==> trial 24: inputs <==
==> flow/design.v (excerpt) <==
module SelectionSort_custom_SIMD_instruction (clk, reset, 
	in_v, rd, vrd1, vrd2, 
		in_data, in_vdata1, in_vdata2, 
	out_v, out_rd, out_vrd1, out_vrd2, 
		out_data, out_vdata1, out_vdata2);
	input clk, reset;
	input in_v;
	input [4:0] rd;
	input [2:0] vrd1, vrd2;			
	input [32-1:0] in_data;
	input [256-1:0] in_vdata1, in_vdata2;	
	output out_v;
	output [4:0] out_rd;
	output [2:0] out_vrd1, out_vrd2;	
	output  [32-1:0] out_data;
	output [256-1:0] out_vdata1, out_vdata2;
	reg [13-1:0] valid_sr;
	reg [5*13-1:0] rd_sr; 
	reg [3*13-1:0] vrd1_sr, vrd2_sr;
	always @(posedge clk) begin
		if (reset) begin
			valid_sr<=0; rd_sr<=0; vrd1_sr<=0; vrd2_sr<=0;
		end else begin
			valid_sr<= (valid_sr<<1)|in_v;			
			  rd_sr <= (   rd_sr<<5)| rd;
			vrd1_sr <= ( vrd1_sr<<3)|vrd1; 
			vrd2_sr <= ( vrd2_sr<<3)|vrd2;
		end
	end
	assign out_v   =valid_sr[  13-1];
	assign out_rd  =   rd_sr[5*13-1-:5];
	assign out_vrd1= vrd1_sr[3*13-1-:3]; 
	assign out_vrd2= vrd2_sr[3*13-1-:3];
	wire [255:0] in_valid, out_valid;
	assign in_valid = in_v ? in_vdata1 : 0;
	assign out_vdata1 = out_v ? out_valid : 0;
	SelectionSort selection_sort(.clock(clk), .in(in_valid), .out(out_valid));
	assign out_data = 0;
	assign out_vdata2 = 0;
endmodule  
Settings: LEC_CHECK=0, CAP_MARGIN=25, CELL_PAD_IN_SITES_DETAIL_PLACEMENT=2, CORE_ASPECT_RATIO=1.23, CORE_MARGIN=5, CORE_UTILIZATION=69, CTS_CLUSTER_DIAMETER=108, CTS_CLUSTER_SIZE=33, GPL_ROUTABILITY_DRIVEN=1, MAX_ROUTING_LAYER=met4, MIN_ROUTING_LAYER=met2, PLACE_DENSITY_LB_ADDON=0.04, SETUP_SLACK_MARGIN=-0.23, SLEW_MARGIN=25, TNS_END_PERCENT=85; clock period 2.46 ns.
run.sh (not shown) runs the stock make flow with config.mk's settings and CLKGATE_MAP_FILE=.
==> build 31 (differences from trial 24) <==
==> flow/config.mk (replaced) <==
export PLATFORM = sky130hd
export DESIGN_NAME = SelectionSort_custom_SIMD_instruction
export DESIGN_NICKNAME = SelectionSort_custom_SIMD_instruction
export VERILOG_FILES = /design/flow/design.v
export SDC_FILE = /design/flow/constraint.sdc
export NUM_CORES = 4
export LEC_CHECK = 0
export CAP_MARGIN = 20
export CORE_MARGIN = 2
export CORE_UTILIZATION = 72
export PLACE_DENSITY = 0.95
export SLEW_MARGIN = 20
export TNS_END_PERCENT = 5
==> flow/constraint.sdc (replaced) <==
create_clock -name core_clock -period 2.98 [get_ports {clk}]
set_input_delay 0.5960 -clock core_clock [delete_from_list [all_inputs] [get_ports {clk}]]
set_output_delay 0.5960 -clock core_clock [all_outputs]
set_load 0.01 [all_outputs]
==> trial 16 (differences from trial 24) <==
==> flow/config.mk (replaced) <==
export PLATFORM = sky130hd
export DESIGN_NAME = SelectionSort_custom_SIMD_instruction
export DESIGN_NICKNAME = SelectionSort_custom_SIMD_instruction
export VERILOG_FILES = /design/flow/design.v
export SDC_FILE = /design/flow/constraint.sdc
export NUM_CORES = 4
export LEC_CHECK = 0
export ABC_AREA = 1
export CAP_MARGIN = 20
export CORE_MARGIN = 2
export CORE_UTILIZATION = 72
export PLACE_DENSITY_LB_ADDON = 0.06
export SETUP_SLACK_MARGIN = 0.54
export SLEW_MARGIN = 20
==> flow/constraint.sdc (replaced) <==
create_clock -name core_clock -period 1.98 [get_ports {clk}]
set_input_delay 0.3960 -clock core_clock [delete_from_list [all_inputs] [get_ports {clk}]]
set_output_delay 0.3960 -clock core_clock [all_outputs]
set_load 0.01 [all_outputs]
==> qor summary <==
	trial 16	build 31	trial 24
Outcome	did not finish	failed layout checks	did not finish
Failing step	5_1_grt	-	3_5_place_dp
Violated checks	-	negative setup slack	-
Adder and majority gate portion of the synthesized area	8.631%	9.113%	9.113%
Part of the Yosys area used for sequential elements	55.43%	58.52%	58.52%
Placed Instances	18245	12248	-
H-tree lvl count	5	5	-
Root buffer cell	sky130_fd_sc_hd__clkbuf_16	sky130_fd_sc_hd__clkbuf_16	-
Clock Sink Count	3484	3484	-
Most common cell in the synthesized netlist	sky130_fd_sc_hd__nand2_1	sky130_fd_sc_hd__dfxtp_1	sky130_fd_sc_hd__dfxtp_1
Cells after Synth	14648	9544	9544
Compound Share, Synth	2.640%	3.553%	3.553%
CTS resizes	509	157	-
YS chip area	125800 um2	119200 um2	119200 um2
Die boundary height	422.0 um	410.9 um	470.9 um
Die Footprint	178100 um2	168800 um2	181200 um2
Mapped Avg Cell Area	8.590 um2	12.49 um2	12.49 um2
Cell area reported after detailed placement	141900 um2	127100 um2	-
CORE AREA	173800 um2	164600 um2	172100 um2
Total standard cell area after synthesis	125800 um2	119200 um2	119200 um2
Max clock buf depth	4	4	-
Area share of the largest cell type after synthesis	55.43%	58.52%	58.52%
Sum of net half-perimeters after detailed placement	271100 um	207800 um	-
Number of setup buffers added after CTS	26	2	-
Worst slack after detailed placement	-0.5789 ns	-0.3965 ns	-
Routability cong.	1.013	0.9518	1.057
Core utilization before placement	72.39%	72.40%	69.24%
Clock buffer count from CTS	331	327	-
Number of buffers added to fix hold violations after cts	155	0	-

========
==> trial 81: inputs <==
SelectionSort_custom_SIMD_instruction again, from the RTL that the note above started with.
Settings: LEC_CHECK=0, CAP_MARGIN=35, CORE_ASPECT_RATIO=0.67, CORE_MARGIN=2, CORE_UTILIZATION=68, CTS_CLUSTER_DIAMETER=26, CTS_CLUSTER_SIZE=77, GPL_ROUTABILITY_DRIVEN=1, HOLD_SLACK_MARGIN=0.23, PLACE_DENSITY_LB_ADDON=0.04, SETUP_SLACK_MARGIN=-0.07, SLEW_MARGIN=20, TNS_END_PERCENT=85; clock period 1.97 ns.
==> trial 35 (differences from trial 81) <==
CAP_MARGIN = 20   (was 35)
CORE_ASPECT_RATIO = unset   (was 0.67)
CORE_UTILIZATION = 54   (was 68)
CTS_CLUSTER_DIAMETER = unset   (was 26)
CTS_CLUSTER_SIZE = unset   (was 77)
GPL_ROUTABILITY_DRIVEN = unset   (was 1)
HOLD_SLACK_MARGIN = unset   (was 0.23)
PLACE_DENSITY_LB_ADDON = unset   (was 0.04)
SETUP_SLACK_MARGIN = unset   (was -0.07)
TNS_END_PERCENT = unset   (was 85)
==> flow/constraint.sdc (replaced) <==
create_clock -name core_clock -period 3.73 [get_ports {clk}]
set_input_delay 0.7460 -clock core_clock [delete_from_list [all_inputs] [get_ports {clk}]]
set_output_delay 0.7460 -clock core_clock [all_outputs]
set_load 0.01 [all_outputs]
==> trial 7 (differences from trial 81) <==
CAP_MARGIN = 20   (was 35)
CELL_PAD_IN_SITES_DETAIL_PLACEMENT = 0   (was unset)
CELL_PAD_IN_SITES_GLOBAL_PLACEMENT = 1   (was unset)
CORE_ASPECT_RATIO = 1.76   (was 0.67)
CORE_MARGIN = 6   (was 2)
CORE_UTILIZATION = 43   (was 68)
CTS_CLUSTER_DIAMETER = unset   (was 26)
CTS_CLUSTER_SIZE = 29   (was 77)
GPL_ROUTABILITY_DRIVEN = unset   (was 1)
HOLD_SLACK_MARGIN = unset   (was 0.23)
MIN_ROUTING_LAYER = met2   (was unset)
PLACE_DENSITY_LB_ADDON = unset   (was 0.04)
SETUP_SLACK_MARGIN = unset   (was -0.07)
SLEW_MARGIN = 10   (was 20)
TNS_END_PERCENT = 45   (was 85)
==> flow/constraint.sdc (replaced) <==
create_clock -name core_clock -period 4.09 [get_ports {clk}]
set_input_delay 0.8180 -clock core_clock [delete_from_list [all_inputs] [get_ports {clk}]]
set_output_delay 0.8180 -clock core_clock [all_outputs]
set_load 0.01 [all_outputs]
==> comparison table <==
item	trial 7	trial 35	trial 81
Run status	no timing/DRC/antenna violations	no timing/DRC/antenna violations	aborted with a tool error
Last stage reached	-	-	5_1_grt
WL per Instance	22.8 um	19.7 um	-
Headroom to the max-slew limit	0.323	0.368	-
Final cell count without fillers	14.1k	13.4k	-
Leakage	0.0603 uW	0.0610 uW	-
Detailed Place HPWL	248000 um	206000 um	248000 um
CP max FO	64	182	-
Count of inverters not on the clock network in the layout	873	873	-
Post-CTS sizing	0	0	687
Top contributor to total power	registers	registers	-
Reg power frac	0.424	0.413	-
Post-detailed-route via-to-cell ratio	6.53	4.89	-
Worst hold slack after final layout	286 ps	212 ps	-
Worst setup startpoint	selection_sort.cas11.outB[11]	valid_sr[12]	-
Post-CTS clock slew at the launch and capture registers of the worst setup and hold paths	70 ps	60 ps	-
Routability congestion estimate from global placement	0.983	0.883	0.985
Kind of critical path	flop to flop	flop to output port	-
Crit path largest cell delay	720 ps	550 ps	-
Reg-to-Reg Start	selection_sort.cas11.outB[11]	selection_sort.nopx_1.dout[25]	-
Relative area change from synthesis to final layout	16.1%	16.3%	-
Overall power of the completed layout	128000 uW	139000 uW	-
Area taken by flip-flops and latches	0.0698 mm2	0.0698 mm2	-
Crit path DAT	4300 ps	2880 ps	-

========
==> onyx <==
==> flow/design.v <==
module SelectionSort_custom_SIMD_instruction (clk, reset, 
	in_v, rd, vrd1, vrd2, 
		in_data, in_vdata1, in_vdata2, 
	out_v, out_rd, out_vrd1, out_vrd2, 
		out_data, out_vdata1, out_vdata2);
	input clk, reset;
	input in_v;
	input [4:0] rd;
	input [2:0] vrd1, vrd2;			
	input [32-1:0] in_data;
	input [256-1:0] in_vdata1, in_vdata2;	
	output out_v;
	output [4:0] out_rd;
	output [2:0] out_vrd1, out_vrd2;	
	output  [32-1:0] out_data;
	output [256-1:0] out_vdata1, out_vdata2;
	reg [13-1:0] valid_sr;
	reg [5*13-1:0] rd_sr; 
	reg [3*13-1:0] vrd1_sr, vrd2_sr;
	always @(posedge clk) begin
		if (reset) begin
			valid_sr<=0; rd_sr<=0; vrd1_sr<=0; vrd2_sr<=0;
		end else begin
			valid_sr<= (valid_sr<<1)|in_v;			
			  rd_sr <= (   rd_sr<<5)| rd;
			vrd1_sr <= ( vrd1_sr<<3)|vrd1; 
			vrd2_sr <= ( vrd2_sr<<3)|vrd2;
		end
	end
	assign out_v   =valid_sr[  13-1];
	assign out_rd  =   rd_sr[5*13-1-:5];
	assign out_vrd1= vrd1_sr[3*13-1-:3]; 
	assign out_vrd2= vrd2_sr[3*13-1-:3];
	wire [255:0] in_valid, out_valid;
	assign in_valid = in_v ? in_vdata1 : 0;
	assign out_vdata1 = out_v ? out_valid : 0;
	SelectionSort selection_sort(.clock(clk), .in(in_valid), .out(out_valid));
	assign out_data = 0;
	assign out_vdata2 = 0;
endmodule  
module SelectionSort
(
  input wire clock,
  input wire [255:0] in,
  output wire [255:0] out
);
  wire [31:0] in_array [7:0];
  wire [31:0] out_array [7:0];
  wire [31:0] intermediate [95:0];
  genvar i;
  for (i=0; i<8; i=i+1) begin
    assign in_array[i] = in[((i+1)*32)-1 -: 32];
  end
  genvar j;
  for (j=0; j<8; j=j+1) begin
    assign out[((j+1)*32)-1 -: 32] = out_array[j];
  end
  CAS_unit cas0_1(clock, in_array[0], in_array[1], intermediate[0], intermediate[1]);
  SR_module nopx_1(clock, in_array[2], intermediate[2]);
  SR_module nopx_2(clock, in_array[3], intermediate[3]);
  SR_module nopx_3(clock, in_array[4], intermediate[4]);
  SR_module nopx_4(clock, in_array[5], intermediate[5]);
  SR_module nopx_5(clock, in_array[6], intermediate[6]);
  SR_module nopx_6(clock, in_array[7], intermediate[7]);
  CAS_unit cas0_2(clock, intermediate[0], intermediate[2], intermediate[8], intermediate[10]);
  SR_module nopx_7(clock, intermediate[1], intermediate[9]);
  SR_module nopx_8(clock, intermediate[3], intermediate[11]);
  SR_module nopx_9(clock, intermediate[4], intermediate[12]);
  SR_module nopx_10(clock, intermediate[5], intermediate[13]);
  SR_module nopx_11(clock, intermediate[6], intermediate[14]);
  SR_module nopx_12(clock, intermediate[7], intermediate[15]);
  CAS_unit cas0_3(clock, intermediate[8], intermediate[11], intermediate[16], intermediate[19]);
  CAS_unit cas4(clock, intermediate[9], intermediate[10], intermediate[17], intermediate[18]);
  SR_module nopx_13(clock, intermediate[12], intermediate[20]);
  SR_module nopx_14(clock, intermediate[13], intermediate[21]);
  SR_module nopx_15(clock, intermediate[14], intermediate[22]);
  SR_module nopx_16(clock, intermediate[15], intermediate[23]);
  CAS_unit cas0_4(clock, intermediate[16], intermediate[20], intermediate[24], intermediate[28]);
  CAS_unit cas6(clock, intermediate[17], intermediate[19], intermediate[25], intermediate[27]);
  SR_module nop17(clock, intermediate[18], intermediate[26]);
  SR_module nop18(clock, intermediate[21], intermediate[29]);
  SR_module nop19(clock, intermediate[22], intermediate[30]);
  SR_module nop20(clock, intermediate[23], intermediate[31]);
  CAS_unit cas0_5(clock, intermediate[24], intermediate[29], intermediate[32], intermediate[37]);
  CAS_unit cas8(clock, intermediate[25], intermediate[28], intermediate[33], intermediate[36]);
  CAS_unit cas9(clock, intermediate[26], intermediate[27], intermediate[34], intermediate[35]);
  SR_module nop21(clock, intermediate[30], intermediate[38]);
  SR_module nop22(clock, intermediate[31], intermediate[39]);
  CAS_unit cas0_6(clock, intermediate[32], intermediate[38], intermediate[40], intermediate[46]);
  CAS_unit cas11(clock, intermediate[33], intermediate[37], intermediate[41], intermediate[45]);
  CAS_unit cas12(clock, intermediate[34], intermediate[36], intermediate[42], intermediate[44]);
  SR_module nop23(clock, intermediate[35], intermediate[43]);
  SR_module nop24(clock, intermediate[39], intermediate[47]);
  CAS_unit cas0_7(clock, intermediate[40], intermediate[47], intermediate[48], intermediate[55]);
  CAS_unit cas14(clock, intermediate[41], intermediate[46], intermediate[49], intermediate[54]);
  CAS_unit cas15(clock, intermediate[42], intermediate[45], intermediate[50], intermediate[53]);
  CAS_unit cas16(clock, intermediate[43], intermediate[44], intermediate[51], intermediate[52]);
  SR_module nop0_1(clock, intermediate[48], intermediate[56]);
  CAS_unit cas17(clock, intermediate[49], intermediate[55], intermediate[57], intermediate[63]);
  CAS_unit cas18(clock, intermediate[50], intermediate[54], intermediate[58], intermediate[62]);
  CAS_unit cas19(clock, intermediate[51], intermediate[53], intermediate[59], intermediate[61]);
  SR_module nop26(clock, intermediate[52], intermediate[60]);
  SR_module nop0_2(clock, intermediate[56], intermediate[64]);
  SR_module nop28(clock, intermediate[57], intermediate[65]);
  CAS_unit cas20(clock, intermediate[58], intermediate[63], intermediate[66], intermediate[71]);
  CAS_unit cas21(clock, intermediate[59], intermediate[62], intermediate[67], intermediate[70]);
  CAS_unit cas22(clock, intermediate[60], intermediate[61], intermediate[68], intermediate[69]);
  SR_module nop0_3(clock, intermediate[64], intermediate[72]);
  SR_module nop30(clock, intermediate[65], intermediate[73]);
  SR_module nop31(clock, intermediate[66], intermediate[74]);
  CAS_unit cas23(clock, intermediate[67], intermediate[71], intermediate[75], intermediate[79]);
  CAS_unit cas24(clock, intermediate[68], intermediate[70], intermediate[76], intermediate[78]);
  SR_module nop32(clock, intermediate[69], intermediate[77]);
  SR_module nop0_4(clock, intermediate[72], intermediate[80]);
  SR_module nop34(clock, intermediate[73], intermediate[81]);
  SR_module nop35(clock, intermediate[74], intermediate[82]);
  SR_module nop36(clock, intermediate[75], intermediate[83]);
  CAS_unit cas25(clock, intermediate[76], intermediate[79], intermediate[84], intermediate[87]);
  CAS_unit cas26(clock, intermediate[77], intermediate[78], intermediate[85], intermediate[86]);
  SR_module nop0_5(clock, intermediate[80], intermediate[88]);
  SR_module nop38(clock, intermediate[81], intermediate[89]);
  SR_module nop39(clock, intermediate[82], intermediate[90]);
  SR_module nop40(clock, intermediate[83], intermediate[91]);
  SR_module nop41(clock, intermediate[84], intermediate[92]);
  CAS_unit cas27(clock, intermediate[85], intermediate[87], intermediate[93], intermediate[95]);
  SR_module nop42(clock, intermediate[86], intermediate[94]);
  SR_module nop0_6(clock, intermediate[88], out_array[0]);
  SR_module nop44(clock, intermediate[89], out_array[1]);
  SR_module nop45(clock, intermediate[90], out_array[2]);
  SR_module nop46(clock, intermediate[91], out_array[3]);
  SR_module nop47(clock, intermediate[92], out_array[4]);
  SR_module nop48(clock, intermediate[93], out_array[5]);
  CAS_unit cas28(clock, intermediate[94], intermediate[95], out_array[6], out_array[7]);
endmodule
module CAS_unit(clk, inA, inB, outA, outB);
	input clk;
	input [31:0] inA;
	input [31:0] inB;
	output reg [31:0] outA;
	output reg [31:0] outB;
	always @(posedge clk) begin
		if (inA<inB) begin
			outA<=inA; outB<=inB;
		end else begin
			outB<=inA; outA<=inB;
		end
	end
endmodule  
module SR_module(clk, din, dout);
	input clk;
	input      [31:0] din;
	output reg [31:0] dout;
	always @(posedge clk) dout<=din;
endmodule  
==> flow/run.sh <==
#!/bin/bash
# the make line also repeats each setting of config.mk as NAME=value (left out here)
make -C /OpenROAD-flow-scripts/flow DESIGN_CONFIG=/design/flow/config.mk WORK_HOME=/design/flow/orfs CLKGATE_MAP_FILE= finish
==> flow/config.mk <==
export PLATFORM = sky130hd
export DESIGN_NAME = SelectionSort_custom_SIMD_instruction
export DESIGN_NICKNAME = SelectionSort_custom_SIMD_instruction
export VERILOG_FILES = /design/flow/design.v
export SDC_FILE = /design/flow/constraint.sdc
export NUM_CORES = 4
export LEC_CHECK = 0
export CAP_MARGIN = 20
export CORE_MARGIN = 2
export CORE_UTILIZATION = 64
export SLEW_MARGIN = 20
==> flow/constraint.sdc <==
create_clock -name core_clock -period 3.47 [get_ports {clk}]
set_input_delay 0.6940 -clock core_clock [delete_from_list [all_inputs] [get_ports {clk}]]
set_output_delay 0.6940 -clock core_clock [all_outputs]
set_load 0.01 [all_outputs]
==> fjord (differences from onyx) <==
ABC_AREA = 1   (was unset)
CELL_PAD_IN_SITES_GLOBAL_PLACEMENT = 2   (was unset)
CORE_UTILIZATION = 40   (was 64)
GPL_ROUTABILITY_DRIVEN = 0   (was unset)
HOLD_SLACK_MARGIN = 0.27   (was unset)
MAX_ROUTING_LAYER = met4   (was unset)
MIN_ROUTING_LAYER = met2   (was unset)
==> flow/constraint.sdc (replaced) <==
create_clock -name core_clock -period 4.5 [get_ports {clk}]
set_input_delay 0.9000 -clock core_clock [delete_from_list [all_inputs] [get_ports {clk}]]
set_output_delay 0.9000 -clock core_clock [all_outputs]
set_load 0.01 [all_outputs]
==> comparison <==
onyx finished with timing, DRC and antenna clean. fjord finished with timing, DRC and antenna clean.
Non-clock buffer count: fjord is lower than onyx (7).
Of fjord and onyx, onyx has the higher clock power (gap 13%, measured against onyx).
In onyx the die size is smaller than in fjord, by about 40%.
Of onyx and fjord, fjord has the higher worst setup slack (gap 0.74 ns).
The first-iteration DRC count of fjord is 7.0 times that of onyx.
==> figures <==
| metric | fjord | onyx |
|---|---|---|
| Outcome | complete, no violations | complete, no violations |
| Taps Inserted | 4140 | 2480 |
| Postcts setup bufs | 0 | 1 |
| Simple Share, Synth | 23.3% | 6.11% |
| Post-detailed-placement cell area | 132000 µm² | 126000 µm² |
| Detailed route wirelength on metal3 | 155 mm | 9.92 mm |
| Count of non-CTS buffers in the layout | 633 | 640 |
| Post-DR wirelength/cell | 18.9 µm | 20.5 µm |
| Dpl ws | 1.09 ns | 0.0537 ns |
| Pin count of the biggest net entering global routing | 178 | 126 |
| Quantity of hold-fixing buffers added after cts | 1 | 0 |
| Max-slew headroom | 41.7% | 37.9% |
Power and IR drop assume default switching activity.
